### design.v
module incrementerby4(clk, en, rst, ld, ld_data, out);
    input clk, en, rst, ld;
    output reg [7:0] out;
    input [7:0] ld_data;
    always @(posedge clk) begin
        if (rst) begin
            out <= ld_data;
        end
        else if (ld) begin
            out <= ld_data;
        end 
        else if (en) begin
            out <= out + 4;
        end
    end
endmodule
module adder (a, b, out);
    input [7:0] a, b;
    output [7:0] out;
    assign out = a + b;    
endmodule
module adder12 (a, b, out);
    input [11:0] a, b;
    output [11:0] out;
    assign out = a + b;    
endmodule
module buffer_4 (clk, wr_en, wr_adr, wr_data, rd_adr, rd_data);
    parameter SIZE = 16;
    input clk, wr_en;
    input [7:0] wr_adr, rd_adr;
    input [31:0] wr_data;
    output [7:0] rd_data;
    reg [7:0] mem [0:SIZE-1];
    assign rd_data = mem[rd_adr];
    always @(posedge clk) begin
        if (wr_en) begin
            mem[wr_adr] <= wr_data[31 : 24];
            mem[wr_adr + 1] <= wr_data[23 : 16];
            mem[wr_adr + 2] <= wr_data[15 : 8];
            mem[wr_adr + 3] <= wr_data[7 : 0];
        end
    end
endmodule
module buffer_8 (clk, wr_en, wr_adr, wr_data, rd_adr, rd_data);
    parameter SIZE = 64;
    input clk, wr_en;
    input [7:0] wr_adr, rd_adr;
    input [31:0] wr_data;
    output [31:0] rd_data;
    reg [7:0] mem [0:SIZE-1];
    assign rd_data = {mem[rd_adr], mem[rd_adr + 1], mem[rd_adr + 2], mem[rd_adr + 3]};
    always @(posedge clk) begin
        if (wr_en) begin
            mem[wr_adr] <= wr_data[31 : 24];
            mem[wr_adr + 1] <= wr_data[23 : 16];
            mem[wr_adr + 2] <= wr_data[15 : 8];
            mem[wr_adr + 3] <= wr_data[7 : 0];
        end
    end
endmodule
module counter #(parameter MAX_COUNT = 16)(clk, rst, en, carry, count);
    input clk, rst, en;
    output reg carry;
    output reg [7:0] count;
    always @(posedge clk) begin
        if (rst) begin
            count <= 0;
        end
        else if (en) begin
            if (count == MAX_COUNT - 1) begin
                count <= 0;
            end
            else begin
                count <= count + 1;
            end
        end
    end
    assign carry = (count == MAX_COUNT - 1);
endmodule
module decoder (a, out);
    parameter N = 4;
    input [7:0] a;
    output reg [N-1:0] out;
    reg [N-1:0] i;
    always @(*) begin
        for (i = 0; i < N; i = i + 1) begin
            if (i == a) begin
                out[i] = 1;
            end
            else begin
                out[i] = 0;
            end
        end
    end
endmodule
module multiplier (a, b, out);
    input [7:0] a, b;
    wire [15:0] result;
    assign result = a * b;
    output [7:0] out;
    assign out = {result[15:8]};
endmodule
module mux2_1 (a, b, sel, out);
    input [7:0] a, b;
    input sel;
    output [7:0] out;
    assign out = sel ? a : b;
endmodule
module register1word(clk, en, rst, write_data, out);
    input clk, en, rst;
    input [11:0] write_data;
    output reg [11:0] out;
    always @(posedge clk) begin
        if (rst) begin
            out <= 0;
        end else if (en) begin
            out <= write_data;
        end
    end
endmodule
module register4word(clk, en, rst, addr, write_data, out);
    input clk, en, rst;
    input [7:0] addr;
    input [7:0] write_data;
    reg [7:0] data [0:3];
    output [31:0] out;
    always @(posedge clk) begin
        if (rst) begin
            data[0] <= 0;
            data[1] <= 0;
            data[2] <= 0;
            data[3] <= 0;
        end 
        else if (en) begin
            data[addr] <= write_data;
        end
    end
    assign out = {data[0], data[1], data[2], data[3]};
endmodule
module mac (clk, rst, rst_acc, acc_en, img_pixel, filter_value, out);
    input clk, rst, rst_acc, acc_en;
    input [7:0] img_pixel, filter_value;
    output [7:0] out;
    wire [11:0] acc_out, acc_in;
    wire [7:0] mult_res;
    multiplier mult(img_pixel, filter_value, mult_res);
    adder12 addr4({4'b0000, mult_res}, acc_out, acc_in);
    register1word acc(clk, acc_en, rst | rst_acc, acc_in, acc_out);
    assign out = acc_out[11:4];
endmodule
module PE (clk, rst, rst_acc, rst_res_reg, res_buffer_en, acc_en,
           img_pixel, filter_value, res_index, out);
    input clk, rst, rst_acc, rst_res_reg, acc_en, res_buffer_en;
    input [7:0] img_pixel, filter_value, res_index;
    output [31:0] out;
    wire [7:0] mac_out;
    mac mac1 (clk, rst, rst_acc, acc_en, img_pixel, filter_value, mac_out);
    register4word res_buffer(clk, res_buffer_en, rst | rst_res_reg, res_index, mac_out, out);
endmodule
module controller(clk, reset, start, co_cntr16_img, co_cntr4_filter, co_cntr_filters,
                 co_cntr43, co_row_cntr, co_col_cntr, co_cntr16, co_cntr_reg4, co_cntr13, cntr43_res,
                 rst, rst_acc, rst_res_reg, mem_en, cntr16_img_en, cntr_filters_en, cntr4_filter_en, wr_file, adr_sel, mem_offset_sel, filter_wr_en,
                 img_wr_en, row_cntr_en, col_cntr_en, cntr43_en, cntr16_en, img_slice_en, acc_en, cntr_reg4_en, res_buffer_en,
                 cntr13_en, inc_en, inc_ld, done);
    input clk, reset, start;
    output reg rst, mem_en, cntr16_img_en, cntr_filters_en, cntr4_filter_en, adr_sel, filter_wr_en, wr_file;
    output reg img_wr_en, row_cntr_en, col_cntr_en, cntr43_en, cntr16_en, img_slice_en, acc_en, cntr_reg4_en, res_buffer_en;
    output reg cntr13_en, inc_en, inc_ld, done, rst_acc, rst_res_reg;
    output reg[1:0] mem_offset_sel;
    input co_cntr16_img, co_cntr4_filter, co_cntr_filters, co_cntr43, co_row_cntr, co_col_cntr, co_cntr16, co_cntr_reg4, co_cntr13;
    input [7:0] cntr43_res;
    reg[3:0] ns;
    reg[3:0] ps;
    always @(*) begin
        case(ps)
            4'b0000:   ns <= ~start ? 4'b0000 : 4'b0001;
            4'b0001:   ns <= start ? 4'b0001 : 4'b0010;
            4'b0010:   ns <= ~co_cntr4_filter ? 4'b0010 : 4'b1011;
            4'b1011:   ns <= ~co_cntr_filters ? 4'b0010 : 4'b0011;
            4'b0011:   ns <= ~co_cntr16_img ? 4'b0011 : 4'b0100;
            4'b0100:   ns <= ~co_row_cntr ? 4'b0100 : 4'b0101;
            4'b0101:   ns <= ~co_cntr16 ? 4'b0101 : 4'b0110;
            4'b0110 :  ns <= (cntr43_res == 42 || co_cntr_reg4) ? 4'b0111 : 4'b1010;
            4'b0111 : ns <= co_cntr43 ? 4'b1001 : 4'b1010;
            4'b1010 : ns <= ~co_cntr13 ? 4'b0100 : 4'b1000;
            4'b1000 : ns <= 4'b0011; 
            4'b1001: ns <= 4'b0000;
            default: ns <= 4'b0000;
        endcase
    end
    always @(*) begin
        {rst, mem_en, cntr16_img_en, cntr_filters_en, cntr4_filter_en, adr_sel, filter_wr_en,
        img_wr_en, row_cntr_en, col_cntr_en, cntr43_en, cntr16_en, img_slice_en, acc_en,
        cntr_reg4_en, res_buffer_en, cntr13_en, inc_en, inc_ld, done, mem_offset_sel, wr_file, rst_acc, rst_res_reg} = 0;
        case(ps)
            4'b0001:begin  rst = 1; inc_ld = 1;   end
            4'b0010: begin cntr4_filter_en = 1; adr_sel = 1; filter_wr_en = 1; mem_offset_sel = 0; end
            4'b0011 : begin  cntr16_img_en = 1; img_wr_en = 1; mem_offset_sel = 1;  end
            4'b1011: begin cntr_filters_en = 1; end
            4'b0100: begin row_cntr_en = 1; img_slice_en = 1; end
            4'b0101: begin acc_en = 1; cntr16_en = 1; end
            4'b0110: begin cntr_reg4_en = 1; res_buffer_en = 1; rst_acc = 1;end
            4'b0111: begin mem_en = 1; cntr43_en = 1; mem_offset_sel = 2; rst_res_reg = 1; end
            4'b1010: begin col_cntr_en = 1; cntr13_en = 1; end
            4'b1000: begin inc_en = 1; end
            4'b1001: begin done = 1; wr_file = 1; end
        endcase
    end
    always @(posedge clk) begin
         if (reset)
             ps <= 4'b0000;
         else
             ps <= ns;
     end
endmodule
module datapath(clk, rst, x, y, z, rst_acc, rst_res_reg, mem_en, cntr16_img_en, cntr_filters_en,
          cntr4_filter_en, filter_wr_en, img_wr_en, cntr43_en, row_cntr_en,
          col_cntr_en, cntr16_en, img_slice_en, acc_en, cntr_reg4_en, res_buffer_en, cntr13_en,
          inc_en, inc_ld, wr_file, adr_sel, mem_offset_sel, co_cntr16_img,
          co_cntr4_filter, co_cntr_filters, co_cntr43, co_row_cntr, co_col_cntr, co_cntr16, co_cntr_reg4, co_cntr13, cntr43_res,
          mem_rd_adr, mem_rd_data, out_we, out_adr, out_data);
    parameter NUM_FILTERS = 4;
    input clk, rst, mem_en, cntr16_img_en, cntr_filters_en, cntr4_filter_en, adr_sel, filter_wr_en, wr_file;
    input img_wr_en, row_cntr_en, col_cntr_en, cntr43_en, cntr16_en, img_slice_en, acc_en, cntr_reg4_en, res_buffer_en;
    input cntr13_en, inc_en, inc_ld, rst_acc, rst_res_reg;
    input [1:0] mem_offset_sel;
    input [7:0] x,y,z;
    output co_cntr16_img, co_cntr4_filter, co_cntr_filters, co_cntr43, co_row_cntr, co_col_cntr, co_cntr16, co_cntr_reg4, co_cntr13;
    output [7:0] cntr43_res;
    output [7:0] mem_rd_adr;
    input [31:0] mem_rd_data;
    output out_we;
    output [7:0] out_adr;
    output [32*NUM_FILTERS-1:0] out_data;
    wire[NUM_FILTERS - 1: 0] filters_wr_en;
    wire [7:0] mem_wr_adr, mem_offset_out, cntr4_filter_res, cntr16_img_res, mem_cntr_res;
    wire [7:0] img_rd_adr, row_cntr_res, col_cntr_res, cntr16_res, img_slice_rd_data;
    wire [7:0] mult_res, cntr_reg4_res, cntr13_res, x_offset;
    wire [31:0] img_rd_data;
    wire [7:0] filters_rd_data[0:NUM_FILTERS-1], filter_adr, cntr_filters_res, mem_filter_adr;
    assign out_we = mem_en;
    assign out_adr = mem_wr_adr;
    assign mem_offset_out = (mem_offset_sel == 0) ? y :
                            (mem_offset_sel == 1) ? x_offset :
                            (mem_offset_sel == 2) ? z : 0;
    counter #(NUM_FILTERS) cntr_filters(clk, rst, cntr_filters_en, co_cntr_filters, cntr_filters_res);
    decoder #(NUM_FILTERS) dcdr(cntr_filters_res, filters_wr_en);
    counter #(4) cntr4_filter (clk, rst, cntr4_filter_en, co_cntr4_filter, cntr4_filter_res);
    counter #(16) cntr16_img (clk, rst, cntr16_img_en, co_cntr16_img, cntr16_img_res);
    mux2_1 mux(mem_filter_adr, cntr16_img_res, adr_sel, mem_cntr_res);
    adder addr1(mem_offset_out, mem_cntr_res, mem_rd_adr);
    adder addr5(cntr4_filter_res, cntr_filters_res << 2, mem_filter_adr);
    genvar i;
    generate
        for (i = 0; i < NUM_FILTERS; i = i + 1) begin : gen_filters
            buffer_4 filter_buffer(clk, filters_wr_en[i] & filter_wr_en, cntr4_filter_res << 2, mem_rd_data, cntr16_res, filters_rd_data[i]);
            PE pe(clk, rst, rst_acc, rst_res_reg, res_buffer_en, acc_en,
                  img_slice_rd_data, filters_rd_data[i], cntr_reg4_res, out_data[32*i +: 32]);
        end
    endgenerate
    buffer_8 img_buffer(clk, img_wr_en, cntr16_img_res << 2, mem_rd_data, img_rd_adr, img_rd_data);
    counter #(43) cntr43 (clk, rst, cntr43_en, co_cntr43, cntr43_res);
    adder addr2(cntr43_res, mem_offset_out, mem_wr_adr);
    counter #(4) row_cntr (clk, rst, row_cntr_en, co_row_cntr, row_cntr_res);
    counter #(13) col_cntr (clk, rst, col_cntr_en, co_col_cntr, col_cntr_res);
    adder addr3(row_cntr_res << 4, col_cntr_res, img_rd_adr);
    counter #(16) cntr16 (clk, rst, cntr16_en, co_cntr16, cntr16_res);
    buffer_4 img_slice(clk, img_slice_en, row_cntr_res << 2, img_rd_data, cntr16_res, img_slice_rd_data);
    counter #(4) cntr_reg4 (clk, rst, cntr_reg4_en, co_cntr_reg4, cntr_reg4_res);
    counter #(13) cntr13 (clk, rst, cntr13_en, co_cntr13, cntr13_res);
    incrementerby4 inc(clk, inc_en, rst, inc_ld, x, x_offset);
endmodule
module convolution(clk, reset, start, x, y, z, done, mem_rd_adr, mem_rd_data, out_we, out_adr, out_data);
    parameter NUM_FILTERS = 4;
    input clk, reset, start;
    output [7:0] mem_rd_adr;
    input [31:0] mem_rd_data;
    output out_we;
    output [7:0] out_adr;
    output [32*NUM_FILTERS-1:0] out_data;
    input [7:0] x, y, z;
    output done;
    wire rst, rst_acc, mem_en, cntr16_img_en, cntr_filters_en, cntr4_filter_en, adr_sel, filter_wr_en, rst_res_reg;
    wire img_wr_en, row_cntr_en, col_cntr_en, cntr43_en, cntr16_en, img_slice_en, acc_en, cntr_reg4_en, res_buffer_en;
    wire cntr13_en, inc_en, inc_ld, wr_file;
    wire [1:0] mem_offset_sel;
    wire co_cntr16_img, co_cntr4_filter, co_cntr_filters, co_cntr43, co_row_cntr, co_col_cntr, co_cntr16, co_cntr_reg4, co_cntr13;
    wire [7:0] cntr43_res;
    datapath #(NUM_FILTERS) dp(clk, rst, x, y, z, rst_acc, rst_res_reg, mem_en, cntr16_img_en, cntr_filters_en, cntr4_filter_en, filter_wr_en, img_wr_en, cntr43_en, row_cntr_en,
          col_cntr_en, cntr16_en, img_slice_en, acc_en, cntr_reg4_en, res_buffer_en, cntr13_en,
          inc_en, inc_ld, wr_file, adr_sel, mem_offset_sel, co_cntr16_img,
          co_cntr4_filter, co_cntr_filters, co_cntr43, co_row_cntr, co_col_cntr, co_cntr16, co_cntr_reg4, co_cntr13, cntr43_res,
          mem_rd_adr, mem_rd_data, out_we, out_adr, out_data);
    controller cu(clk, reset, start, co_cntr16_img, co_cntr4_filter, co_cntr_filters, co_cntr43, co_row_cntr, co_col_cntr,
                 co_cntr16, co_cntr_reg4, co_cntr13, cntr43_res,
                 rst, rst_acc, rst_res_reg, mem_en, cntr16_img_en, cntr_filters_en, cntr4_filter_en, wr_file, adr_sel, mem_offset_sel, filter_wr_en,
                 img_wr_en, row_cntr_en, col_cntr_en, cntr43_en, cntr16_en, img_slice_en, acc_en, cntr_reg4_en, res_buffer_en,
                 cntr13_en, inc_en, inc_ld, done);
endmodule
### run.sh
#!/bin/bash
# the make line also repeats each setting of config.mk as NAME=value (left out here)
make -C /OpenROAD-flow-scripts/flow DESIGN_CONFIG=/design/flow/config.mk WORK_HOME=/design/flow/orfs CLKGATE_MAP_FILE= finish
### config.mk
export PLATFORM = sky130hd
export DESIGN_NAME = convolution
export DESIGN_NICKNAME = convolution
export VERILOG_FILES = /design/flow/design.v
export SDC_FILE = /design/flow/constraint.sdc
export NUM_CORES = 4
export LEC_CHECK = 0
export CAP_MARGIN = 20
export CORE_MARGIN = 2
export CORE_UTILIZATION = 15
export SLEW_MARGIN = 20
### constraint.sdc
create_clock -name core_clock -period 9.92 [get_ports {clk}]
set_input_delay 1.9840 -clock core_clock [delete_from_list [all_inputs] [get_ports {clk}]]
set_output_delay 1.9840 -clock core_clock [all_outputs]
set_load 0.01 [all_outputs]
==> summary.txt, run 1 <==
Synthesis and place-and-route results.

- The buffer_ports step reported a buffer count of 204.
- The sum of net half-perimeters after detailed placement is 130 mm.
- After synthesis, the largest area contributor takes up 50.8% of total cell area.
- The parity-gate share of the synthesized area counting xor and xnor cells is roughly 1.7%.
- Looking at the clock tree report, the maximum root-to-sink buffer count equals 4.
- The final design area excluding fillers is 91700 um2.
- The synthesis run identifies the leading combinational cell family as multiplexers.
- Internal power comes to between 10 and 15 mW.
- The critical path ends at dp.gen_filters[1].pe.mac1.acc.out[8].
- In this run the vertical extent of the chip is 716 um.
- Yosys reports the multiplexer fraction of the synthesized area as about a quarter.
- The time the worst path needs with I/O delays and setup is 8370 ps.
- STA classifies the critical path endpoint as a flop.
- The endpoint of the worst hold path is reported as dp.cntr16.count[7].
- Detailed routing inserted a total of 43768 vias.
- Per the OpenROAD power report, leakage power amounts to 28.6 nW.
- In the final report, the number of pins over their slew limit comes to 0.
- The final hold violation count recorded for this run is 0.
- Clock network power for this build is approximately 5.7 mW.
- The critical path required time is 10530 ps.
- Entering global routing, the biggest net connects 81 pins.
- The number of cells traversed by the worst register-to-register path is 31.
- The final antenna-violating net count is 0.
- After Yosys synthesis, full adders, half adders and majority gates account for under 10% of the synthesized area.
- The post-synth net total is 5057.
- Summing over the stages, the warning tally comes to 46.
- According to the Yosys statistics, the synthesized design has a chip area of 76100 um2.
- The endpoint identified for the worst register-to-register timing path is dp.gen_filters[1].pe.mac1.acc.out[8].
- The total sequential power is 6.61 mW.
- Looking at the clock tree report, the H-tree level count equals 4.
- The total wire length after detailed routing is 206 mm.
- The hold buffer count at CTS is 0.
- The buffers inserted during post-CTS setup optimization is 0.
- The startpoint-to-endpoint class of the critical path is flop to flop.
- The total grt overflow is 0.
- The largest fanout on the critical path is ~54.
- Before placement the cells fill 15.1% of the core.
- Summed over all combinational cells, the power is 0.455 mW.
- The switching portion of total power is 21.5%.
- The setup total negative slack is 0 ps.
- After synthesis, the most frequently instantiated cells are 1288 x edfxtp_1, 806 x mux4_2, 386 x nor2_1.
- The global-route wire length before repair is 301 mm.
- The hold path depth is 2.
- The synthesis stats list as the most numerous cell edfxtp_1.
- By area the synthesized netlist is led by edfxtp_1 51%, mux4_2 24%, fa_1 3.9%.
- The synthesized design contains 1288 enable-type register cells.
- The area of the core region is 506000 um2.
- The tree is rooted in a clkbuf_16.
- The setup-violating endpoint count in the final report is 0.
- Post-route period utilization is reported as 84.4%.
- The number of max-capacitance violations reported is 0.
- The violation count after the first detailed-route iteration is 4608.
- The proportion of synthesized flip-flops having asynchronous set or reset is 0%.
- The maximum clock rate is 119 MHz.
- The number of placed I/O pins is 205.
- Clock-pin slew was measured on the worst setup and hold paths at 60 ps.
- The worst endpoint data arrival time is roughly 9000 ps.
- The count of instances resized after the clock tree is built is 0.
- In this run, synthesis produced a sequential element count of between 1000 and 1500.
- The flow measured a signed area growth from synthesis to layout of 20.5%.
- The TritonCTS sink count is 1427.
- Before any placement, the netlist area is recorded as 76100 um2.
- The launching element type of the critical path is a flop.
- Fill cells in the final layout number 54176.
- The power share of the clock group is between 40 and 50%.
- The number of buffers added by the clock tree synthesis step is 150.
- TritonCTS built the clock tree.
- The detailed placer reported the number of placed instances as ~11000.
- Per the skew report, the later register of the worst-skew pair sees a clock latency of 860 ps.
- Excluding fillers, the count of instances in the completed layout stands at 11666.
- The most instantiated flip-flop cell in the synthesis netlist is edfxtp_1.
- Setup repair after global routing left no endpoint under its margin.
- The routed via count divided by cell count is 3.75.
- The transition time of the tightest slew-check pin is 1120 ps.
- The source of the worst hold timing path is dp.cntr16.count[7].
- The report lists the power per cell area as between 100 and 150 nW/um2.
- The number of antenna violations at the first check in global routing came to 26.
- Ranked by power, first place goes to sequential cells.
- The switching component of the power was reported as about 2.7 mW.
- The count of nets after finishing is 5264.
- The mean instance size in the synthesized netlist is 16.4 um2.
- The per-cell routed wire length is 17.7 um.
- The flow reports that combinational logic draws 3.6% of the design power.
- In the final run the clock tree shows a worst skew of 103 ps.
- The critical path depth is 31.
- Looking at the VDD voltage map, the peak drop is 119 uV.
- The DRC violation total left in the routed layout is recorded as 0.
- The setup slack on the worst flop-to-flop path is roughly 1500 ps.
- The x dimension of the die is 716 um.
- The cell family contributing the most delay on the critical path is adder cells.
- The combined global-route utilization of all metal layers is 7.79%.
- The timing report notes that buffer and inverter cells on the critical path total 6.
- After synthesis, flip-flops and latches occupy 54.5% of the total area.
- Of the total power, registers draw 51.9%.
- The distinct cell type count after synthesis is 71.
- Summed over all instances, the cell type with the most area after synthesis is edfxtp_1.
- The count of mapped cells out of synthesis is 4638.
- For this run, the number of Yosys warnings is 16.
- For reference, the placement row count at floorplan is approximately 260.
- After synthesis, the design contains between 4000 and 5000 cells according to Yosys.
- The biggest cell delay along the critical path is 960 ps.
- The iteration count of the initial detailed-routing pass is 5.
- The worst hold path belongs to the class flop to flop.
- The placed instances occupy a cell area of 86900 um2.
- The flow ran to the end and the layout has no timing, DRC or antenna violations.
- The via count of the first global-routing pass is around 44000.
- Per the synthesis report, the AND-OR/OR-AND share of the synthesized area is 2.49%.
- The area share of and/or/nand/nor cells after synthesis is 6.21%.
- Hold is met by 490 ps.
- The weighted congestion reported at the end of routability-driven placement is 0.765.
- On the critical path, the stage with the largest delay is an instance of dfxtp_4.
- The area of the die is slightly above 500000 um2.
- Checking max transition, the worst relative margin is 25.1%.
==> layout make-up <==
cell class                 instances  area [um2]  share of cell area, %
timing repair buffer             334        3160                   3.45
clock buffer                     183        3980                   4.34
sequential                      1427       41500                   45.2
inverter                         213         801                  0.873
antenna                            9        22.5                 0.0245
tap                             6706        8390                   9.15
clock inverter                    75         802                  0.874
multi-input combinational       2719       33100                   36.1
==> through the flow <==
step / power [mW] / worst slack (ps) / utilization (%)
after global placement: 7.20 / 1580 / 17.2
after global routing: 13.2 / 883 / 18.1
after floorplan: 6.92 / 1810 / -
final: 12.7 / 1550 / 18.1
after CTS: 12.9 / 1500 / 18.1
after detailed placement: 7.21 / 1550 / 17.2
==> layer usage <==
| metal | GRT usage (%) | part of all wire [%] | up-vias |
|---|---|---|---|
| li1 | - | - | 18773 |
| met1 | 10.6 | 43 | 22828 |
| met2 | 12.3 | 46 | 1881 |
| met3 | 2.04 | 8.9 | 286 |
| met4 | 2.05 | 2.5 | 0 |
| met5 | 0 | 0 | - |
==> run 2, diff against run 1 <==
CORE_UTILIZATION = 40   (was 15)
clock period = 8.27 ns   (was 9.92 ns; I/O delays follow)
==> run 2 against run 1 <==
Effect of this change: final cell count shrank 35%; worst setup slack worse by 950 ps; final area fell by 4.7%; first-iteration DRC count is 9.0% lower; critical path depth up 1; worst hold slack improved by 5.7 ps; clock skew down 66 ps; critical endpoint is now dp.gen_filters[3].pe.mac1.acc.out[8]; largest cell class unchanged; highest routed layer is now met5.
==> summary.txt, run 2 <==
Synthesis and place-and-route results.

- The number of vias in the routed layout is 44174 (+0.93%).
- The area of the die came to 194000 um2 (-62%).
- The iteration count of the initial detailed-routing pass came to 6 (+1).
- The count of mapped cells out of synthesis came to 4638 (unchanged).
- The root buffer cell is clkbuf_16.
- The clock-pin slew of the registers on the worst-case setup and hold paths is 60 ps (about the same).
- The commonest cells after synthesis are 1288 x edfxtp_1, 806 x mux4_2, 386 x nor2_1.
- The biggest cell delay along the critical path was 550 ps (-410 ps).
- The mux contribution to synthesized area is 25.2% (unchanged).
- The weighted congestion reported at the end of routability-driven placement was 0.824 (+7.7%).
- The setup total negative slack is 0 ps (unchanged).
- The parity-gate share of the synthesized area counting xor and xnor cells is 1.73% (unchanged).
- Ranked by power, first place goes to sequential cells.
- The area of the core region was 190000 um2 (-62%).
- The mean instance size in the synthesized netlist is 16.4 um2 (unchanged).
- The internal power consumption was 12.2 mW (+22%).
- The headroom to the max-slew limit is 26.7% (+1.6 points).
- The clock group total power is 7.05 mW (+24%).
- The critical path required time is 8920 ps (-1610 ps).
- The area share of and/or/nand/nor cells after synthesis is 6.21% (unchanged).
- The capture point of the worst reg-to-reg path is dp.gen_filters[3].pe.mac1.acc.out[8].
- The sequential element share of the synthesized area is 54.5% (unchanged).
- The cell area after placement is 82100 um2 (-5.5%).
- For reference, the most critical setup path is categorized as flop to flop.
- The row count is 160 (-39%).
- The hold path depth is 2 (unchanged).
- The number of cells traversed by the worst register-to-register path is 32 (+3.2%).
- The cell count after placement is 7246 (-36%).
- The x dimension of the die is 440 um (-39%).
- STA classifies the critical path startpoint as a flop.
- The biggest combinational cell group after synthesis is multiplexers.
- The class of the most critical hold timing path is flop to flop.
- The sum of net half-perimeters after detailed placement is 125 mm (-4.3%).
- Of all cell types, the one taking the most synthesized area is edfxtp_1.
- The post-synthesis share of cell area spent on and-or and or-and gates is 2.49% (unchanged).
- The largest fanout on the critical path is 21 (-61%).
- The combinational power is 0.539 mW (+18%).
- The maximum level of the CTS H-tree is 4 (unchanged).
- The final design area excluding fillers was 87400 um2 (-4.7%).
- The filler-free cell count of the finished design was 7535 (-35%).
- The final worst-path cycle share is 92.8% (+8.3 points).
- The maximum buffer depth of the clock tree is 3 (-1).
- The number of warnings printed during yosys synthesis is 16 (unchanged).
- The sort of element at the end of the critical path is a flop.
- The chip area estimate from yosys synthesis is 76100 um2 (unchanged).
- The most numerous cell in the Yosys netlist is edfxtp_1.
- The critical path depth came to 32 (+3.2%).
- The time the worst path needs with I/O delays and setup is 7670 ps (-703 ps).
- The largest voltage drop on the vdd net is 175 uV (+47%).
- The post-synthesis sequential element count is 1427 (unchanged).
- The final antenna-violating net count is 0 (unchanged).
- TritonCTS built the clock tree.
- The number of max-capacitance violations reported came to 0 (unchanged).
- The cell area after synthesis is 76100 um2 (unchanged).
- The most repeated library cell on the critical path is fa_1.
- The setup-violating endpoint count in the final report is 0 (unchanged).
- The transition time of the tightest slew-check pin is 1100 ps (-17.2 ps).
- The part of the total power dissipated in sequential elements is 51.1% (-0.8 points).
- The run finished with no timing, DRC or antenna violations.
- The number of placed I/O pins is 205 (unchanged).
- The power share of the clock group is 45.4% (+0.8 points).
- Setup repair after global routing left no endpoint under its margin.
- The hold path endpoint is dp.cntr16.count[7].
- The count of nets after finishing is 5315 (+0.97%).
- For reference, the critical path is captured by dp.gen_filters[3].pe.mac1.acc.out[8].
- The combined global-route utilization of all metal layers is 20.2% (+12 points).
- The clock latency reported for the late side of the worst-skew pair is 810 ps (-50 ps).
- The net switching power is 3.31 mW (+21%).
- The proportion of synthesized flip-flops having asynchronous set or reset is 0% (unchanged).
- The die span in y is 440 um (-39%).
- The clock tree skew after final layout was 36.6 ps (-66.4 ps).
- The pre-CTS setup slack was 250 ps (-1300 ps).
- The post-synth tally of flip-flops with integrated enable is 1288 (unchanged).
- The layout filler cell count is 16061 (-70%).
- The adder-cell area share of the yosys netlist is 7.37% (unchanged).
- The core utilization at floorplan was 40.2% (+25 points).
- The share of the synthesized area in the top cell type is 50.8% (unchanged).
- By area the synthesized netlist is led by edfxtp_1 51%, mux4_2 24%, fa_1 3.9%.
- The stage-log warning count is 51 (+11%).
- The via count of the first global-routing pass is 44710 (+1.2%).
- The number of cells in Yosys stat is 4638 (unchanged).
- The number of antenna violations at the first check in global routing is 5 (-81%).
- The kind of cell with the highest combined delay along the critical path is adder cells.
- The source of the worst hold timing path is dp.cntr16.count[7].
- The count of endpoints failing hold in the final timing report is 0 (unchanged).
- The combinational share of power is 3.5% (about the same).
- The global-route wire length before repair is 290 mm (-3.7%).
- The total grt overflow is 0 (unchanged).
- The number of buffers added by the clock tree synthesis step was 156 (+4.0%).
- The maximum clock rate is 130 MHz (+9.2%).
- The routed via count divided by cell count is 5.86 (+56%).
- The count of pins over their slew limit came to 0 (unchanged).
- In this run the layout overhead on the synthesized area is reported as 14.8%.
- The cell area power density came to 178 nW/um2 (+28%).
- The number of remaining DRC errors is 0 (unchanged).
- The total wire length after detailed routing is 195 mm (-5.1%).
- The worst endpoint data arrival time came to 8320 ps (-660 ps).
- The switching portion of total power is 21.3% (-0.21 points).
- On the critical path, the stage with the largest delay is an instance of dfxtp_4.
- The per-cell routed wire length is 25.9 um (+47%).
- The total sequential power is 7.93 mW (+20%).
- The maximum number of pins on one net before global-route repair is 144 (+78%).
- The post-synth net total came to 5057 (unchanged).
- The total of buffers placed on input and output ports is 204 (unchanged).
- The violation count after the first detailed-route iteration is 4195 (-9.0%).
- In the synthesized netlist the dominant register cell turns out to be edfxtp_1.
- The leakage power of the design is 29.1 nW (+1.6%).
- The final setup slack of the worst path came to 599 ps (-947 ps).
- The setup slack on the worst flop-to-flop path is 600 ps (-950 ps).
- The TritonCTS sink count is 1427 (unchanged).
- The distinct cell type count after synthesis was 71 (unchanged).
- The sum of buffers and inverters on the critical path was 7 (+1).
-- run 2: routing by layer --
metal	track usage [%]	vias up	wire length, um
li1	-	18876	-
met1	27.2	23316	79500
met2	32.8	1646	95700
met3	4.41	328	14500
met4	6.23	8	5530
met5	0	-	56
-- run 2: per-stage QoR --
step	util [%]	hold WS, ps	power (mW)
2_1_floorplan	-	458	8.30
3_3_place_gp	43.3	477	8.63
3_5_place_dp	43.3	491	8.64
4_1_cts	46.1	503	15.7
5_1_grt	46.1	528	16.0
6_report	46.1	496	15.5
-- run 2: area by class of cell --
| type | count | area, um2 | area share (%) |
|---|---|---|---|
| well taps | 2511 | 3140 | 3.59 |
| clock inverters | 96 | 1100 | 1.26 |
| flip-flops and latches | 1427 | 41500 | 47.5 |
| repair buffers | 379 | 3640 | 4.17 |
| inverters | 213 | 801 | 0.916 |
| clock buffers | 187 | 4110 | 4.70 |
| multi-input cells | 2719 | 33100 | 37.9 |
| diodes | 3 | 7.51 | 0.00859 |
-- run 2: timing repair --
action / 4_1_cts / 5_1_grt
gates resized: 0 / 5
setup buffers: 0 / 2
hold buffers: 0 / 0
endpoints found under the setup margin: 0 / 15
==> run 3, diff against run 2 <==
CORE_UTILIZATION = 68   (was 40)
CTS_CLUSTER_SIZE = 31   (was default)
clock period = 6.71 ns   (was 8.27 ns; I/O delays follow)
==> run 3 against run 2 <==
Effect of this change: now fails the layout checks on setup timing; worst hold slack improved by 5.4 ps; area after synthesis unchanged; non-clock buffer count rose by 278; worst setup slack got worse by 1100 ps; clock power grew 21%; utilization grew 35 points; power increased by 23%; sequential cell count stayed put.
==> summary.txt, run 3 <==
Synthesis and place-and-route results.

- The flow ran to the end, but the layout failed its checks.
- The distinct cell type count after synthesis is 71 (unchanged).
- The largest individual stage delay along the critical path comes from the cell mux4_2.
- The iteration count of the initial detailed-routing pass is 6 (unchanged).
- The x dimension of the die came to 339 um (-23%).
- The setup-violating endpoint count in the final report was 32 (+32).
- The area share of and/or/nand/nor cells after synthesis was 6.21% (unchanged).
- The count of nets after finishing is 5587 (+5.1%).
- The mux contribution to synthesized area is 25.2% (unchanged).
- The final setup slack of the worst path came to -497 ps (-1100 ps).
- The worst endpoint data arrival time is 7820 ps (-500 ps).
- After synthesis, the most frequently instantiated cells are 1288 x edfxtp_1, 806 x mux4_2, 386 x nor2_1.
- TritonCTS built the clock tree.
- The cell area power density was 212 nW/um2 (+20%).
- The total sequential power came to 9.78 mW (+23%).
- The post-route worst hold slack is 501 ps (+5.44 ps).
- The global-route wire length before repair is 303 mm (+4.4%).
- The total of buffers placed on input and output ports is 204 (unchanged).
- The transition time of the tightest slew-check pin is 1160 ps (+57.7 ps).
- The number of vias in the routed layout is 47255 (+7.0%).
- The headroom to the max-slew limit was 22.7% (-4.0 points).
- The via count of the first global-routing pass came to 48155 (+7.7%).
- The mean instance size in the synthesized netlist came to 16.4 um2 (unchanged).
- The antenna diode instance count was 0 (-3).
- The setup total negative slack is -9900 ps (-9900 ps).
- The largest voltage drop on the vdd net was 241 uV (+37%).
- The area of the die was 115000 um2 (-41%).
- The net switching power is 4.04 mW (+22%).
- The critical path depth is 35 (+9.4%).
- The count of endpoints failing hold in the final timing report is 0 (unchanged).
- From synthesis to final layout, the design area changed by 17.9%.
- The clock-pin slew of the registers on the worst-case setup and hold paths was 70 ps (about the same).
- The hold buffer count at CTS came to 0 (unchanged).
- The clock tree skew after final layout was 23.1 ps (-13.5 ps).
- The routed via count divided by cell count is 6.97 (+19%).
- The final antenna-violating net count is 0 (unchanged).
- The sum of net half-perimeters after detailed placement is 120 mm (-3.7%).
- The violation count after the first detailed-route iteration came to 6047 (+44%).
- The clock group total power is 8.56 mW (+21%).
- The biggest cell delay along the critical path is 520 ps (-30 ps).
- The TritonCTS sink count is 1427 (unchanged).
- The number of cells traversed by the worst register-to-register path was 35 (+9.4%).
- The switching portion of total power is 21.2% (-0.11 points).
- The core utilization at floorplan is 68.7% (+29 points).
- Of the combinational cells, the family taking the most area is multiplexers.
- The die span in y was 339 um (-23%).
- The per-cell routed wire length was 29.9 um (+15%).
- The combined global-route utilization of all metal layers is 35.5% (+15 points).
- The capture point of the worst reg-to-reg path is dp.gen_filters[3].pe.mac1.acc.out[10].
- The combinational share of power was 3.8% (+0.3 points).
- The root buffer cell is clkbuf_16.
- The synthesized design spends more area on one cell type than any other, namely edfxtp_1.
- The area of the core region is 111000 um2 (-42%).
- Failing layout checks were recorded as setup timing.
- Per the hold report, the tightest min-delay path originates at dp.gen_filters[2].pe.mac1.acc.out[0].
- The adder-cell area share of the yosys netlist is 7.37% (unchanged).
- The hold path depth is 2 (unchanged).
- The leakage power of the design is 30.8 nW (+5.9%).
- The overall power consumption is 19.1 mW (+23%).
- The post-synth net total was 5057 (unchanged).
- The post-synth tally of flip-flops with integrated enable is 1288 (unchanged).
- The maximum level of the CTS H-tree came to 4 (unchanged).
- Of all power groups, the one with the highest power is sequential cells.
- The final worst-path cycle share is 107% (+15 points).
- By instance count, the leading cell after synthesis is edfxtp_1.
- The internal power consumption came to 15.0 mW (+23%).
- The number of remaining DRC errors is 0 (unchanged).
- The setup path with the least slack is of type flop to flop.
- The parity-gate share of the synthesized area counting xor and xnor cells was 1.73% (unchanged).
- The chip area estimate from yosys synthesis was 76100 um2 (unchanged).
- The row count is 122 (-24%).
- The total wire length after detailed routing was 203 mm (+3.8%).
- The post-synthesis share of cell area spent on and-or and or-and gates was 2.49% (unchanged).
- The weighted congestion reported at the end of routability-driven placement came to 0.880 (+6.7%).
- Checking hold timing, the worst path is listed with class flop to flop.
- The number of cells in Yosys stat is 4638 (unchanged).
- The clock latency reported for the late side of the worst-skew pair is 770 ps (-40 ps).
- The count of mapped cells out of synthesis is 4638 (unchanged).
- The synthesis report lists the most area-consuming cells as edfxtp_1 51%, mux4_2 24%, fa_1 3.9%.
- The pre-CTS setup slack is -534 ps (-785 ps).
- The number of buffers added by the clock tree synthesis step is 150 (-3.8%).
- The stage-log warning count is 58 (+14%).
- The time the worst path needs with I/O delays and setup is 7210 ps (-464 ps).
- The sum of buffers and inverters on the critical path is 8 (+1).
- The maximum buffer depth of the clock tree is 3 (unchanged).
- The part of the total power dissipated in sequential elements came to 51.3% (+0.2 points).
- The total grt overflow was 0 (unchanged).
- The number of max-capacitance violations reported is 0 (unchanged).
- The cell area after placement is 82300 um2 (+0.25%).
- The sequential element share of the synthesized area came to 54.5% (unchanged).
- The number of placed I/O pins came to 205 (unchanged).
- The number of antenna violations at the first check in global routing is 2 (-3).
- The final design area excluding fillers is 89800 um2 (+2.7%).
- The most instantiated flip-flop cell in the synthesis netlist is edfxtp_1.
- The number of warnings printed during yosys synthesis is 16 (unchanged).
- The hold path endpoint is dp.gen_filters[2].pe.mac1.acc.out[0].
- The proportion of synthesized flip-flops having asynchronous set or reset was 0% (unchanged).
- Following the worst setup path forward leads to its endpoint at dp.gen_filters[3].pe.mac1.acc.out[10].
- The setup slack on the worst flop-to-flop path was -500 ps (-1100 ps).
- The critical path required time is 7320 ps (-1600 ps).
- Setup repair after global routing could not meet its margin everywhere.
- The maximum clock rate was 139 MHz (+6.4%).
- The cell family contributing the most delay on the critical path is adder cells.
- The count of pins over their slew limit is 0 (unchanged).
- The power share of the clock group is 44.9% (-0.5 points).
- The combinational power was 0.716 mW (+33%).
- The launching element type of the critical path is a flop.
- The share of the synthesized area in the top cell type is 50.8% (unchanged).
- The post-synthesis sequential element count is 1427 (unchanged).
- The maximum number of pins on one net before global-route repair is 138 (-4.2%).
- The largest fanout on the critical path is 7 (-67%).
- The cell area after synthesis was 76100 um2 (unchanged).
- The sort of element at the end of the critical path is a flop.
[run 3: final cells by class]
type                            instances  area (um2)
Inverter                              213         800
Clock buffer                          183        3970
Clock inverter                         94        1100
Timing Repair Buffer                  657        6380
Tap cell                             1488        1860
Sequential cell                      1427       41500
Multi-Input combinational cell       2719       34200
Fill cell                            5587       21000
[run 3: what timing repair did]
| action | 4_1_cts | 5_1_grt |
|---|---|---|
| gates resized | 156 | 144 |
| endpoints found under the setup margin | 29 | 35 |
| gates cloned | 8 | 1 |
| setup buffers | 75 | 45 |
| pin swaps | 128 | 121 |
[run 3: per-layer routing]
layer	GRT usage, %	part of all wire [%]	vias to the layer above
li1	-	-	19439
met5	0	0	-
met4	13.5	4.5	0
met2	59.2	51	3061
met3	6.63	9.9	574
met1	47.3	35	24181
[run 3: per-stage QoR]
step                      util [%]  instances
final                         81.0       6781
after global routing          81.0       6781
after CTS                     80.1       6742
after detailed placement      74.3       6391
after global placement        74.3       6390
after floorplan                  -       4638
==> run 4, diff against run 3 <==
CORE_UTILIZATION = 61   (was 68)
CTS_CLUSTER_SIZE = default   (was 31)
SETUP_SLACK_MARGIN = 1.57   (was default)
clock period = 6.15 ns   (was 6.71 ns; I/O delays follow)
==> run 4 against run 3 <==
Effect of this change: sequential power is 9% higher; clock-buffer cell count is 15 higher; first-iteration DRC count shrank 4.0%; clock skew up 18 ps; clock power grew 7.6%; still fails the layout checks on setup timing.
==> summary.txt, run 4 <==
Synthesis and place-and-route results.

- The number of remaining DRC errors was 0 (unchanged).
- The cell type contributing the most total cell area after synthesis is edfxtp_1.
- The area of the core region is 124000 um2 (+12%).
- The most numerous cell in the Yosys netlist is edfxtp_1.
- The post-synth tally of flip-flops with integrated enable is 1288 (unchanged).
- The routed via count divided by cell count is 6.65 (-4.5%).
- The part of the total power dissipated in sequential elements is 51.5% (+0.2 points).
- The biggest cell delay along the critical path is 520 ps (about the same).
- The setup slack on the worst flop-to-flop path came to -940 ps (-440 ps).
- The area of the die is 128000 um2 (+11%).
- The post-synthesis share of cell area spent on and-or and or-and gates is 2.49% (unchanged).
- The final antenna-violating net count was 0 (unchanged).
- The sum of net half-perimeters after detailed placement is 128 mm (+6.5%).
- The leakage power of the design is 31.1 nW (+1.0%).
- The core utilization at floorplan is 61.5% (-7.2 points).
- Note that the worst hold path type here is flop to flop.
- The overall power consumption is 20.7 mW (+8.8%).
- The hold path depth is 2 (unchanged).
- The number of cells in Yosys stat is 4638 (unchanged).
- The pre-CTS setup slack is -1010 ps (-472 ps).
- The internal power consumption was 16.3 mW (+8.4%).
- The count of nets after finishing was 5641 (+0.97%).
- The transition time of the tightest slew-check pin is 1160 ps (+7.65 ps).
- The mux contribution to synthesized area was 25.2% (unchanged).
- STA classifies the critical path endpoint as a flop.
- The post-synth net total is 5057 (unchanged).
- The stage-log warning count came to 56 (-3.4%).
- The maximum buffer depth of the clock tree came to 3 (unchanged).
- The adder-cell area share of the yosys netlist came to 7.37% (unchanged).
- The TritonCTS clock tree is built.
- The count of pins over their slew limit is 0 (unchanged).
- The clock tree skew after final layout came to 41.2 ps (+18.1 ps).
- The most repeated library cell on the critical path is fa_1.
- The setup-violating endpoint count in the final report is 41 (+28%).
- The via count of the first global-routing pass is 46035 (-4.4%).
- The critical path required time is 6790 ps (-530 ps).
- The number of warnings printed during yosys synthesis is 16 (unchanged).
- The total sequential power is 10.7 mW (+9%).
- The met1 track utilization from global routing is 45.7% (-1.6 points).
- The total of buffers placed on input and output ports came to 204 (unchanged).
- The post-synthesis sequential element count is 1427 (unchanged).
- The violation count after the first detailed-route iteration is 5807 (-4.0%).
- The synthesis report lists the most area-consuming cells as edfxtp_1 51%, mux4_2 24%, fa_1 3.9%.
- The timing report attributes the biggest portion of critical-path delay to adder cells.
- Compared with the post-synthesis result, the final layout area differs by 18.9%.
- The total grt overflow was 0 (unchanged).
- In the setup report, the worst path falls into the class flop to flop.
- For this design, the slowest cell found on the critical path is mux4_2.
- The time the worst path needs with I/O delays and setup came to 7090 ps (-119 ps).
- The run finished, with violations left.
- The TritonCTS sink count came to 1427 (unchanged).
- The hold buffer count at CTS is 0 (unchanged).
- The row count is 129 (+5.7%).
- Global route summary, busiest routing layer listed as met2.
- The number of placed I/O pins was 205 (unchanged).
- The die span in y is 357 um (+5.5%).
- The weighted congestion reported at the end of routability-driven placement is 0.848 (-3.6%).
- The source of the worst hold timing path is dp.cntr16.count[7].
- The root buffer cell is clkbuf_16.
- The sum of buffers and inverters on the critical path is 11 (+3).
- The capture point of the worst register-to-register path is recorded as dp.gen_filters[2].pe.mac1.acc.out[8].
- The maximum clock rate came to 141 MHz (+1.7%).
- The maximum number of pins on one net before global-route repair is 141 (+2.2%).
- The headroom to the max-slew limit is 22.4% (-0.32 points).
- The layout checks failed on setup timing.
- The parity-gate share of the synthesized area counting xor and xnor cells is 1.73% (unchanged).
- The most used flip-flop cell after synthesis is edfxtp_1.
- The met2 demand-to-capacity share in global routing came to 50.3% (-9.0 points).
- The cell area after synthesis is 76100 um2 (unchanged).
- The number of max-capacitance violations reported is 0 (unchanged).
- The number of cells traversed by the worst register-to-register path was 37 (+5.7%).
- The largest fanout on the critical path was 6 (-1).
- The share of the synthesized area in the top cell type came to 50.8% (unchanged).
- The clock-pin slew of the registers on the worst-case setup and hold paths is 60 ps (about the same).
- The distinct cell type count after synthesis is 71 (unchanged).
- The launching element type of the critical path is a flop.
- The sequential element share of the synthesized area is 54.5% (unchanged).
- The hold path endpoint is dp.cntr16.count[7].
- The global-route wire length before repair is 298 mm (-1.8%).
- The biggest combinational cell group after synthesis is multiplexers.
- The main power-consuming group is sequential cells.
- The count of mapped cells out of synthesis is 4638 (unchanged).
- The per-cell routed wire length came to 28.8 um (-3.7%).
- The number of buffers added by the clock tree synthesis step came to 152 (+1.3%).
- The clock group total power is 9.21 mW (+7.6%).
- The final worst-path cycle share is 115% (+7.8 points).
- The combinational power is 0.842 mW (+18%).
- The worst endpoint data arrival time is 7730 ps (-90 ps).
- The capturing instance or port of the critical path is dp.gen_filters[2].pe.mac1.acc.out[8].
- The maximum level of the CTS H-tree is 4 (unchanged).
- The area share of and/or/nand/nor cells after synthesis is 6.21% (unchanged).
- The x dimension of the die came to 357 um (+5.5%).
- The combinational share of power was 4.1% (+0.3 points).
- The net switching power is 4.45 mW (+10%).
- The number of vias in the routed layout was 46503 (-1.6%).
- The final setup slack of the worst path is -938 ps (-441 ps).
- The critical path depth is 37 (+5.7%).
- The mean instance size in the synthesized netlist came to 16.4 um2 (unchanged).
- Counting instances in the post-synthesis netlist gives the leading cell types as 1288 x edfxtp_1, 806 x mux4_2, 386 x nor2_1.
- The combined global-route utilization of all metal layers was 32.0% (-3.5 points).
- The chip area estimate from yosys synthesis is 76100 um2 (unchanged).
- The switching portion of total power is 21.5% (+0.26 points).
- Setup repair after global routing could not meet its margin everywhere.
- The number of antenna violations at the first check in global routing is 4 (+2).
- The power share of the clock group is 44.5% (-0.4 points).
- The global-route track usage on met3 is 7.07% (+0.43 points).
- The total wire length after detailed routing was 201 mm (-0.77%).
- The count of endpoints failing hold in the final timing report is 0 (unchanged).
- The iteration count of the initial detailed-routing pass came to 23 (+17).
- The clock latency reported for the late side of the worst-skew pair is 800 ps (+30 ps).
- The cell area power density is 229 nW/um2 (+7.8%).
- The largest voltage drop on the vdd net came to 325 uV (+35%).
- The proportion of synthesized flip-flops having asynchronous set or reset is 0% (unchanged).
run 4: through the flow:
step,hold slack (ps),setup TNS [ps],cells,util [%],instance area (um2)
2_1_floorplan,458,-30540,4638,-,76500
3_3_place_gp,475,-23530,6573,66.9,82800
3_5_place_dp,481,-26870,6573,66.9,82800
4_1_cts,499,-23740,6951,72.6,89800
5_1_grt,520,-37750,6986,73.1,90600
6_report,499,-26860,6988,73.2,90600
run 4: metal layers:
metal / up-vias / share of wire, % / wire length [um]
met3: 339 / 10 / 20400
met5: - / 0.0079 / 16
met1: 24241 / 39 / 78000
met4: 2 / 3.1 / 6320
met2: 2380 / 48 / 96600
li1: 19541 / - / -
run 4: layout make-up:
class / instances / area [um2]
inverters: 213 / 803
flip-flops and latches: 1427 / 41500
well taps: 1637 / 2050
repair buffers: 709 / 6820
clock inverters: 83 / 877
fillers: 7616 / 33200
clock buffers: 198 / 4130
multi-input cells: 2719 / 34400
diodes: 2 / 5.00
run 4: what timing repair did:
action,4_1_cts,5_1_grt
buffers inserted,89,33
gates resized,292,109
gates cloned,8,0
endpoints found under the setup margin,110,72
pin swaps,158,116
==> run 5, diff against run 4 <==
CORE_UTILIZATION = 70   (was 61)
CTS_CLUSTER_SIZE = 35   (was default)
PLACE_DENSITY_LB_ADDON = 0.0   (was default)
SETUP_SLACK_MARGIN = 1.17   (was 1.57)
clock period = 6.05 ns   (was 6.15 ns; I/O delays follow)
==> run 5 against run 4 <==
Effect of this change: still fails the layout checks on setup timing; clock skew is 9.7 ps lower; critical path depth is 4 lower; sequential share of layout area is 0.29 points higher; worst hold slack better by 8.4 ps; sequential power hardly changed; register-to-register slack worse by 300 ps; die size is 13% lower; first-iteration DRC count is 25% higher; worst setup slack worse by 300 ps; sequential cell count stayed put; utilization is 11 points higher; critical path type unchanged; largest cell class unchanged; largest power group unchanged.
==> summary.txt, run 5 <==
Synthesis and place-and-route results.

- The run finished, with violations left.
- The run did not pass the layout checks because of setup timing.
- Per the hold report, the tightest min-delay path originates at dp.gen_filters[3].pe.mac1.acc.out[0].
- The pre-CTS setup slack is -1090 ps (-87.8 ps).
- The final antenna-violating net count is 0 (unchanged).
- The setup-violating endpoint count in the final report is 44 (+7.3%).
- The die span in y is 334 um (-6.6%).
- Per the run report, area growth between synthesis and finish was 18.1%.
- The post-route worst hold slack is 508 ps (+8.41 ps).
- The most numerous cell in the Yosys netlist is edfxtp_1.
- The antenna diode instance count was 0 (-2).
- The total sequential power is 10.8 mW (about the same).
- The critical path required time is 6650 ps (-140 ps).
- The total grt overflow came to 0 (unchanged).
- The post-synth net total is 5057 (unchanged).
- The time the worst path needs with I/O delays and setup is 7290 ps (+201 ps).
- For reference, the top cells by area after synthesis are edfxtp_1 51%, mux4_2 24%, fa_1 3.9%.
- The sum of buffers and inverters on the critical path is 7 (-4).
- The TritonCTS clock tree is built.
- The combined global-route utilization of all metal layers is 39.7% (+7.6 points).
- The number of max-capacitance violations reported is 0 (unchanged).
- The share of the synthesized area in the top cell type is 50.8% (unchanged).
- The count of nets after finishing is 5629 (-0.21%).
- The combinational power was 0.821 mW (-2.5%).
- The hold buffer count at CTS is 0 (unchanged).
- The area share of and/or/nand/nor cells after synthesis is 6.21% (unchanged).
- The worst endpoint data arrival time is 7890 ps (+160 ps).
- The startpoint-to-endpoint class of the critical path is flop to flop.
- The largest voltage drop on the vdd net came to 344 uV (+6.0%).
- The chip area estimate from yosys synthesis is 76100 um2 (unchanged).
- The mean instance size in the synthesized netlist came to 16.4 um2 (unchanged).
- The proportion of synthesized flip-flops having asynchronous set or reset was 0% (unchanged).
- The clock latency reported for the late side of the worst-skew pair is 790 ps (about the same).
- The area of the die is 111000 um2 (-13%).
- The maximum level of the CTS H-tree is 4 (unchanged).
- The layer flagged by global routing as most heavily used is met2.
- The stage-log warning count is 58 (+3.6%).
- The post-synthesis sequential element count is 1427 (unchanged).
- The root buffer cell is clkbuf_16.
- The combinational share of power is 3.9% (-0.2 points).
- The number of antenna violations at the first check in global routing was 5 (+1).
- The core utilization at floorplan is 70.8% (+9.3 points).
- The net switching power is 4.58 mW (+2.9%).
- The capture point of the worst register-to-register path is recorded as dp.gen_filters[3].pe.mac1.acc.out[8].
- The launching element type of the critical path is a flop.
- The number of placed I/O pins is 205 (unchanged).
- The final worst-path cycle share is 120% (+5.2 points).
- The transition time of the tightest slew-check pin is 1390 ps (+223 ps).
- The setup slack on the worst flop-to-flop path is -1240 ps (-300 ps).
- The maximum buffer depth of the clock tree is 3 (unchanged).
- The worst setup path is captured at a flop.
- The part of the total power dissipated in sequential elements is 51.7% (+0.2 points).
- Setup repair after global routing could not meet its margin everywhere.
- The cell area after synthesis is 76100 um2 (unchanged).
- The main power-consuming group is sequential cells.
- The total of buffers placed on input and output ports is 204 (unchanged).
- The setup total negative slack came to -38460 ps (-11600 ps).
- The global-route track usage on met3 is 7.68% (+0.62 points).
- The count of endpoints failing hold in the final timing report came to 0 (unchanged).
- The final setup slack of the worst path came to -1240 ps (-301 ps).
- The number of buffers added by the clock tree synthesis step is 146 (-3.9%).
- The routed via count divided by cell count is 7.38 (+11%).
- The met1 track utilization from global routing is 51.0% (+5.3 points).
- The cell type that accounts for the most area after synthesis is edfxtp_1.
- The maximum number of pins on one net before global-route repair is 176 (+25%).
- The number of cells in Yosys stat is 4638 (unchanged).
- The headroom to the max-slew limit is 7.48% (-15 points).
- The TritonCTS sink count is 1427 (unchanged).
- The cell count after placement came to 6334 (-3.6%).
- The number of remaining DRC errors came to 0 (unchanged).
- The number of warnings printed during yosys synthesis is 16 (unchanged).
- The clock group total power was 9.33 mW (+1%).
- The leakage power of the design is 31.0 nW (-0.29%).
- The biggest cell delay along the critical path is 520 ps (about the same).
- The cell area power density was 233 nW/um2 (+2.0%).
- The cell family contributing the most delay on the critical path is adder cells.
- The via count of the first global-routing pass came to 50560 (+9.8%).
- The weighted congestion reported at the end of routability-driven placement was 0.871 (+2.7%).
- The row count is 120 (-7.0%).
- The library cell contributing the largest single delay on the critical path is mux4_2.
- The most critical min-delay path falls under flop to flop.
- The mux contribution to synthesized area is 25.2% (unchanged).
- The adder-cell area share of the yosys netlist is 7.37% (unchanged).
- The count of pins over their slew limit is 0 (unchanged).
- The clock-pin slew of the registers on the worst-case setup and hold paths was 70 ps (about the same).
- The post-synthesis share of cell area spent on and-or and or-and gates came to 2.49% (unchanged).
- The hold path endpoint is dp.gen_filters[3].pe.mac1.acc.out[0].
- For reference, the top cells by count after synthesis are 1288 x edfxtp_1, 806 x mux4_2, 386 x nor2_1.
- The overall power consumption is 21.0 mW (+1.3%).
- The number of vias in the routed layout is 49694 (+6.9%).
- The capturing instance or port of the critical path is dp.gen_filters[3].pe.mac1.acc.out[8].
- The internal power consumption is 16.4 mW (+0.86%).
- The largest fanout on the critical path is 7 (+1).
- The post-synth tally of flip-flops with integrated enable came to 1288 (unchanged).
- The per-cell routed wire length is 33.1 um (+15%).
- The global-route wire length before repair is 324 mm (+8.7%).
- Among the non-sequential cells, multiplexers take the most area.
- The maximum clock rate is 137 MHz (-2.8%).
- The final design area excluding fillers is 89900 um2 (-0.68%).
- The switching portion of total power is 21.8% (+0.35 points).
- The sequential element share of the synthesized area came to 54.5% (unchanged).
- The number of cells traversed by the worst register-to-register path is 33 (-11%).
- The clock tree skew after final layout is 31.6 ps (-9.67 ps).
- For this run, the leading register cell type out of synthesis is edfxtp_1.
- The cell area after placement was 82500 um2 (-0.41%).
- The power share of the clock group is 44.4% (about the same).
- The count of mapped cells out of synthesis is 4638 (unchanged).
- The met2 demand-to-capacity share in global routing is 64.5% (+14 points).
- The x dimension of the die is 334 um (-6.6%).
- The filler-free cell count of the finished design is 6732 (-3.7%).
- The iteration count of the initial detailed-routing pass is 7 (-70%).
- The hold path depth came to 2 (unchanged).
- The parity-gate share of the synthesized area counting xor and xnor cells was 1.73% (unchanged).
- The distinct cell type count after synthesis is 71 (unchanged).
- The area of the core region is 108000 um2 (-13%).
- The critical path depth is 33 (-11%).
- The layout filler cell count is 4780 (-37%).
- The violation count after the first detailed-route iteration is 7260 (+25%).
- The core utilization of the finished layout is 83.7% (+11 points).
- The sum of net half-perimeters after detailed placement is 122 mm (-4.5%).
- The total wire length after detailed routing was 223 mm (+11%).
[run 5: layout make-up]
type	count	area [um2]	share of cell area [%]
tap	1403	1760	1.95
sequential	1427	41500	46.1
multi-input combinational	2719	34200	38.0
clock inverter	84	861	0.957
inverter	213	801	0.890
clock buffer	183	3980	4.42
timing repair buffer	703	6880	7.65
[run 5: timing repair]
| item | CTS | global route |
|---|---|---|
| resized | 226 | 149 |
| pin swaps | 97 | 97 |
| setup buffers | 78 | 42 |
| setup endpoints to repair | 61 | 53 |
| endpoints found under the hold margin | 0 | 0 |
| cloned | 5 | 0 |
[run 5: per-layer routing]
metal  share of wire [%]  vias up
li1                    -    19524
met3                  12      961
met2                  50     4345
met4                 6.5        2
met1                  32    24862
met5              0.0049        -
==> run 6, diff against run 5 <==
CTS_CLUSTER_DIAMETER = 332   (was default)
CTS_CLUSTER_SIZE = 15   (was 35)
GPL_TIMING_DRIVEN = 1   (was default)
MAX_ROUTING_LAYER = met4   (was default)
MIN_ROUTING_LAYER = met1   (was default)
SETUP_SLACK_MARGIN = 1.49   (was 1.17)
clock period = 6.58 ns   (was 6.05 ns; I/O delays follow)
==> run 6 against run 5 <==
Effect of this change: the layout still fails its checks (setup timing); register-to-register slack better by 620 ps; global-route usage is 1.2 points lower; non-clock buffer count decreased by 43; critical path depth up 3; utilization is 2.1 points lower; clock skew grew 12 ps; worst setup slack better by 620 ps; fmax increased by 1.3%; power fell by 20%; critical path type unchanged; largest cell class unchanged; largest power group unchanged.
==> summary.txt, run 6 <==
Synthesis and place-and-route results.

- The die span in y is 334 um (unchanged).
- The area share of and/or/nand/nor cells after synthesis is 6.21% (unchanged).
- The post-synthesis sequential element count was 1427 (unchanged).
- The area growth from synthesis to layout is 15.1%.
- The logic area is 34200 um2 (+0.19%).
- The hold path depth was 2 (unchanged).
- The clock-pin slew of the registers on the worst-case setup and hold paths is 70 ps (about the same).
- The transition time of the tightest slew-check pin is 1100 ps (-284 ps).
- The area occupied by registers is 41500 um2 (about the same).
- The class of the most critical hold timing path is flop to flop.
- The proportion of synthesized flip-flops having asynchronous set or reset is 0% (unchanged).
- The total of buffers placed on input and output ports is 204 (unchanged).
- Yosys attributes the largest share of cell area to edfxtp_1 51%, mux4_2 24%, fa_1 3.9%.
- The checks that failed: setup timing.
- The maximum number of pins on one net before global-route repair is 145 (-18%).
- The count of endpoints failing hold in the final timing report was 0 (unchanged).
- The chip area estimate from yosys synthesis is 76100 um2 (unchanged).
- The total met2 wirelength after detailed routing came to 104 mm (-6.2%).
- The total sequential power is 9.96 mW (-8%).
- The power share of the clock group is 36.1% (-8.3 points).
- The row count was 120 (unchanged).
- The clock latency reported for the late side of the worst-skew pair is 730 ps (-60 ps).
- The critical path depth was 36 (+9.1%).
- The adder-cell area share of the yosys netlist is 7.37% (unchanged).
- The number of cells traversed by the worst register-to-register path is 36 (+9.1%).
- The number of placed I/O pins is 205 (unchanged).
- The violation count after the first detailed-route iteration is 6495 (-11%).
- The largest voltage drop on the vdd net came to 256 uV (-26%).
- The number of antenna violations at the first check in global routing is 3 (-2).
- The iteration count of the initial detailed-routing pass was 6 (-1).
- The count of nets after finishing is 5545 (-1.5%).
- The final worst-path cycle share is 109% (-11 points).
- The combinational share of power is 4.4% (+0.5 points).
- The mean instance size in the synthesized netlist came to 16.4 um2 (unchanged).
- The count of mapped cells out of synthesis is 4638 (unchanged).
- The count of pins over their slew limit came to 0 (unchanged).
- The run finished, with violations left.
- Per STA, the worst path accumulates the most delay in the family adder cells.
- The maximum buffer depth of the clock tree came to 3 (unchanged).
- Ranked by power, first place goes to sequential cells.
- The number of max-capacitance violations reported is 0 (unchanged).
- The setup-violating endpoint count in the final report is 34 (-23%).
- The parity-gate share of the synthesized area counting xor and xnor cells is 1.73% (unchanged).
- The area of the core region is 108000 um2 (unchanged).
- The total wire length after detailed routing is 207 mm (-7.1%).
- The stage-log warning count came to 55 (-5.2%).
- The filler-free cell count of the finished design is 6575 (-2.3%).
- The weighted congestion reported at the end of routability-driven placement is 0.887 (+1.8%).
- The biggest cell delay along the critical path is 500 ps (-20 ps).
- The cell count after placement is 6302 (-0.51%).
- The headroom to the max-slew limit came to 26.4% (+19 points).
- The post-synth tally of flip-flops with integrated enable is 1288 (unchanged).
- The routed wire length on met3 is 22.7 mm (-16%).
- The sum of buffers and inverters on the critical path came to 11 (+4).
- The time the worst path needs with I/O delays and setup came to 7190 ps (-94.6 ps).
- The routed length on met1 is 69.1 mm (-2.3%).
- Sorting the synthesis cell report by count puts at the top edfxtp_1.
- The core utilization of the finished layout came to 81.5% (-2.1 points).
- The capture point of the worst reg-to-reg path is dp.gen_filters[1].pe.mac1.acc.out[11].
- The setup slack on the worst flop-to-flop path is -610 ps (+620 ps).
- The cell area after synthesis is 76100 um2 (unchanged).
- The maximum clock rate is 139 MHz (+1.3%).
- The share of the synthesized area in the top cell type came to 50.8% (unchanged).
- The per-cell routed wire length is 31.5 um (-4.9%).
- The final antenna-violating net count came to 0 (unchanged).
- Signal routing reaches up to met4.
- The routed via count divided by cell count came to 7.28 (-1.4%).
- The maximum level of the CTS H-tree was 3 (-1).
- The post-synthesis share of cell area spent on and-or and or-and gates is 2.49% (unchanged).
- Setup repair after global routing could not meet its margin everywhere.
- The number of warnings printed during yosys synthesis came to 16 (unchanged).
- The final setup slack of the worst path is -615 ps (+625 ps).
- The layout filler cell count came to 5114 (+7.0%).
- The number of buffers added by the clock tree synthesis step is 105 (-28%).
- The critical path required time is 7180 ps (+530 ps).
- The total grt overflow is 0 (unchanged).
- The core utilization at floorplan is 70.8% (unchanged).
- The x dimension of the die is 334 um (unchanged).
- The largest fanout on the critical path came to 5 (-2).
- Hold analysis lists the worst path endpoint as dp.cntr16.count[7].
- The library cell contributing the largest single delay on the critical path is fa_1.
- Per STA, the endpoint of the critical path is dp.gen_filters[1].pe.mac1.acc.out[11].
- The switching portion of total power is 21.2% (-0.57 points).
- The hold buffer count at CTS was 0 (unchanged).
- The worst setup path is captured at a flop.
- The clock tree skew after final layout is 43.3 ps (+11.7 ps).
- The worst endpoint data arrival time is 7800 ps (-90 ps).
- The number of cells in Yosys stat came to 4638 (unchanged).
- The global-route wire length before repair came to 306 mm (-5.3%).
- By startpoint and endpoint, the worst setup path is classified as flop to flop.
- The combinational power came to 0.729 mW (-11%).
- The net switching power is 3.55 mW (-22%).
- The clock group total power is 6.04 mW (-35%).
- By count the netlist is led by 1288 x edfxtp_1, 806 x mux4_2, 386 x nor2_1.
- The biggest combinational cell group after synthesis is multiplexers.
- The mux contribution to synthesized area was 25.2% (unchanged).
- The source of the worst hold timing path is dp.cntr16.count[7].
- The via count of the first global-routing pass is 48105 (-4.9%).
- The TritonCTS sink count was 1427 (unchanged).
- The number of remaining DRC errors came to 0 (unchanged).
- The launching element type of the critical path is a flop.
- The antenna diode instance count is 0 (unchanged).
- The combined global-route utilization of all metal layers is 38.4% (-1.2 points).
- The internal power consumption was 13.2 mW (-20%).
- The area of the die is 111000 um2 (unchanged).
- The overall power consumption is 16.7 mW (-20%).
- The cell area power density is 191 nW/um2 (-18%).
- The number of vias in the routed layout is 47850 (-3.7%).
- The TritonCTS clock tree is built.
- The sum of net half-perimeters after detailed placement came to 121 mm (-0.70%).
- The part of the total power dissipated in sequential elements is 59.5% (+7.8 points).
- The cell type contributing the most total cell area after synthesis is edfxtp_1.
- The sequential element share of the synthesized area was 54.5% (unchanged).
- The most instantiated flip-flop cell in the synthesis netlist is edfxtp_1.
- The root buffer cell is clkbuf_16.
- The post-synth net total was 5057 (unchanged).
- The leakage power of the design is 29.8 nW (-3.9%).
- The distinct cell type count after synthesis came to 71 (unchanged).
[run 6: what timing repair did]
item	4_1_cts	5_1_grt
pin swaps	87	96
setup endpoints to repair	59	53
gates cloned	5	0
buffers inserted	76	33
gates resized	240	128
endpoints found under the hold margin	0	0
[run 6: area by class of cell]
class,instances,share of cell area [%]
clock buffer,149,3.23
multi-input combinational,2719,39.1
tap,1403,2.00
clock inverter,4,0.0485
sequential,1427,47.3
timing repair buffer,660,7.39
inverter,213,0.914
[run 6: stage by stage]
step	hold WS, ps	setup TNS (ps)	setup WS (ps)	area [um2]
global placement	477	-11270	-620	82200
CTS	501	-9430	-459	86700
floorplan	458	-13690	-650	76500
detailed placement	491	-15880	-748	82200
global route	508	-21460	-827	87600
finish	504	-13530	-615	87600
[run 6: per-layer routing]
layer	track usage [%]	vias up
met4	16.6	0
met1	49.4	24320
met5	-	-
li1	-	19247
met2	62.0	3545
met3	6.05	738
Power figures rest on the tool's default switching activity, not on a simulated workload.
